==> inputs of branch ember <==
==> flow/design.v <==
`timescale 1ns/10ps
module  SOBEL(clk,reset,busy,ready,iaddr,idata,cdata_rd,cdata_wr,caddr_rd,caddr_wr,cwr,crd,csel	);
	input clk,reset;
	input ready;
	input [7:0] idata;
	input [7:0] cdata_rd;
	output reg busy;
	output reg [16:0] iaddr;
	output reg [7:0] cdata_wr;
	output [15:0] caddr_rd;
	output reg [15:0] caddr_wr;
	output reg cwr;
	output crd;
	output reg [1:0] csel;
	assign caddr_rd = 16'd0;
	assign crd = 1'b0;
	localparam IDLE = 2'd0, READ = 2'd1, WRITE = 2'd2, DONE = 2'd3;
	reg [1:0] state;
	reg [3:0] count;
	reg [16:0] count_iaddr;    
	reg [16:0] w_count;        
	reg [71:0] pixel_value;    
	reg [7:0] sobel_x;
	wire [71:0] win = {idata, pixel_value[63:0]};
	wire [7:0] p0 = win[7:0],   p1 = win[15:8],  p2 = win[23:16];
	wire [7:0] p3 = win[31:24], p5 = win[47:40];
	wire [7:0] p6 = win[55:48], p7 = win[63:56], p8 = win[71:64];
	wire signed [11:0] gx = $signed({4'b0, p0}) + $signed({3'b0, p3, 1'b0}) + $signed({4'b0, p6})
	                      - $signed({3'b0, p5, 1'b0}) - $signed({4'b0, p2}) - $signed({4'b0, p8});
	wire signed [11:0] gy_r = $signed({4'b0, pixel_value[7:0]}) + $signed({3'b0, pixel_value[15:8], 1'b0}) + $signed({4'b0, pixel_value[23:16]})
	                        - $signed({3'b0, pixel_value[63:56], 1'b0}) - $signed({4'b0, pixel_value[55:48]}) - $signed({4'b0, pixel_value[71:64]});
	function [7:0] clamp(input signed [11:0] v);
		if (v > 255) clamp = 8'd255;
		else if (v < 0) clamp = 8'd0;
		else clamp = v[7:0];
	endfunction
	wire [8:0] temp_combine = sobel_x + cdata_wr + 9'd1;
	always @(posedge clk)
	begin
		if (reset) begin
			state <= IDLE;
			busy <= 1'b0;
			cwr <= 1'b0;
			csel <= 2'b00;
			count <= 4'd0;
			iaddr <= 17'd0;
			count_iaddr <= 17'd0;
			w_count <= 17'd0;
			caddr_wr <= 16'd0;
			cdata_wr <= 8'd0;
		end
		else begin
			case (state)
			IDLE: begin
				if (ready) begin
					busy <= 1'b1;
					state <= READ;
					count <= 4'd0;
					count_iaddr <= 17'd0;
					iaddr <= 17'd0;
					w_count <= 17'd0;
				end
			end
			READ: begin
				pixel_value[count*8 +: 8] <= idata;
				if (count == 4'd8) begin
					cwr <= 1'b1;
					csel <= 2'b01;
					cdata_wr <= clamp(gx);
					sobel_x <= clamp(gx);
					caddr_wr <= w_count[15:0];
					state <= WRITE;
				end
				else begin
					if (count == 4'd2 || count == 4'd5)
						iaddr <= iaddr + 17'd256;
					else
						iaddr <= iaddr + 17'd1;
					count <= count + 4'd1;
				end
			end
			WRITE: begin
				if (csel == 2'b01) begin
					csel <= 2'b10;
					cdata_wr <= clamp(gy_r);
				end
				else if (csel == 2'b10) begin
					csel <= 2'b11;
					cdata_wr <= temp_combine[8:1];
				end
				else begin
					cwr <= 1'b0;
					csel <= 2'b00;
					count <= 4'd0;
					w_count <= w_count + 17'd1;
					if (w_count == 17'd65535) begin
						busy <= 1'b0;
						state <= DONE;
					end
					else begin
						state <= READ;
						if (count_iaddr % 258 == 255) begin
							count_iaddr <= count_iaddr + 17'd3;
							iaddr <= count_iaddr + 17'd3;
						end
						else begin
							count_iaddr <= count_iaddr + 17'd1;
							iaddr <= count_iaddr + 17'd1;
						end
					end
				end
			end
			default: ;
			endcase
		end
	end
endmodule
==> flow/run.sh <==
#!/bin/bash
# the make line also repeats each setting of config.mk as NAME=value (left out here)
make -C /OpenROAD-flow-scripts/flow DESIGN_CONFIG=/design/flow/config.mk WORK_HOME=/design/flow/orfs CLKGATE_MAP_FILE= finish
==> flow/config.mk <==
export PLATFORM = sky130hd
export DESIGN_NAME = SOBEL
export DESIGN_NICKNAME = SOBEL
export VERILOG_FILES = /design/flow/design.v
export SDC_FILE = /design/flow/constraint.sdc
export NUM_CORES = 4
export LEC_CHECK = 0
export ABC_AREA = 1
export CAP_MARGIN = 0
export CORE_ASPECT_RATIO = 1.02
export CORE_MARGIN = 2
export CORE_UTILIZATION = 72
export CTS_CLUSTER_DIAMETER = 82
export CTS_CLUSTER_SIZE = 46
export GPL_ROUTABILITY_DRIVEN = 1
export PLACE_DENSITY = 0.65
export SETUP_SLACK_MARGIN = -0.05
export SLEW_MARGIN = 20
==> flow/constraint.sdc <==
create_clock -name core_clock -period 8.58 [get_ports {clk}]
set_input_delay 1.7160 -clock core_clock [delete_from_list [all_inputs] [get_ports {clk}]]
set_output_delay 1.7160 -clock core_clock [all_outputs]
set_load 0.01 [all_outputs]
==> branch zinc: changes against branch ember <==
Settings changed: ABC_AREA 1 to unset, CORE_ASPECT_RATIO 1.02 to unset, CTS_CLUSTER_DIAMETER 82 to unset, CTS_CLUSTER_SIZE 46 to unset, GPL_ROUTABILITY_DRIVEN 1 to unset, PLACE_DENSITY 0.65 to unset, SETUP_SLACK_MARGIN -0.05 to unset.
==> flow/constraint.sdc (replaced) <==
create_clock -name core_clock -period 7.95 [get_ports {clk}]
set_input_delay 1.5900 -clock core_clock [delete_from_list [all_inputs] [get_ports {clk}]]
set_output_delay 1.5900 -clock core_clock [all_outputs]
set_load 0.01 [all_outputs]
==> branch onyx: changes against branch ember <==
Settings changed: ABC_AREA 1 to unset, CAP_MARGIN 0 to 20, CORE_ASPECT_RATIO 1.02 to unset, CORE_UTILIZATION 72 to 61, CTS_CLUSTER_DIAMETER 82 to unset, CTS_CLUSTER_SIZE 46 to unset, GPL_ROUTABILITY_DRIVEN 1 to unset, PLACE_DENSITY 0.65 to unset, SETUP_SLACK_MARGIN -0.05 to 1.89.
==> flow/constraint.sdc (replaced) <==
create_clock -name core_clock -period 6.92 [get_ports {clk}]
set_input_delay 1.3840 -clock core_clock [delete_from_list [all_inputs] [get_ports {clk}]]
set_output_delay 1.3840 -clock core_clock [all_outputs]
set_load 0.01 [all_outputs]
==> branch indigo: changes against branch ember <==
Settings changed: ABC_AREA 1 to unset, CAP_MARGIN 0 to 20, CORE_ASPECT_RATIO 1.02 to unset, CORE_UTILIZATION 72 to 22, CTS_CLUSTER_DIAMETER 82 to unset, CTS_CLUSTER_SIZE 46 to unset, GPL_ROUTABILITY_DRIVEN 1 to unset, PLACE_DENSITY 0.65 to unset, SETUP_SLACK_MARGIN -0.05 to unset.
==> flow/constraint.sdc (replaced) <==
create_clock -name core_clock -period 9.3 [get_ports {clk}]
set_input_delay 1.8600 -clock core_clock [delete_from_list [all_inputs] [get_ports {clk}]]
set_output_delay 1.8600 -clock core_clock [all_outputs]
set_load 0.01 [all_outputs]
==> notes <==
Branch indigo finished with timing, DRC and antenna clean. Branch onyx finished but fails on negative setup slack. Branch ember completed, yet does not pass: negative setup slack. Branch zinc stopped in global routing. Between branch ember and branch indigo, the lower hold slack is in branch indigo (gap 33 ps). Non-clock buffer count: branch indigo < branch ember < branch onyx. Between branch onyx and branch ember, the lower fmax is in branch ember (gap 4.4%, measured against branch ember). Utilization, lowest first: branch indigo, branch onyx, branch ember. Via count: branch ember > branch onyx > branch indigo. In sequential cell count, branch onyx and branch indigo do not differ. The lowest sequential share of layout area belongs to branch onyx, the highest to branch indigo.
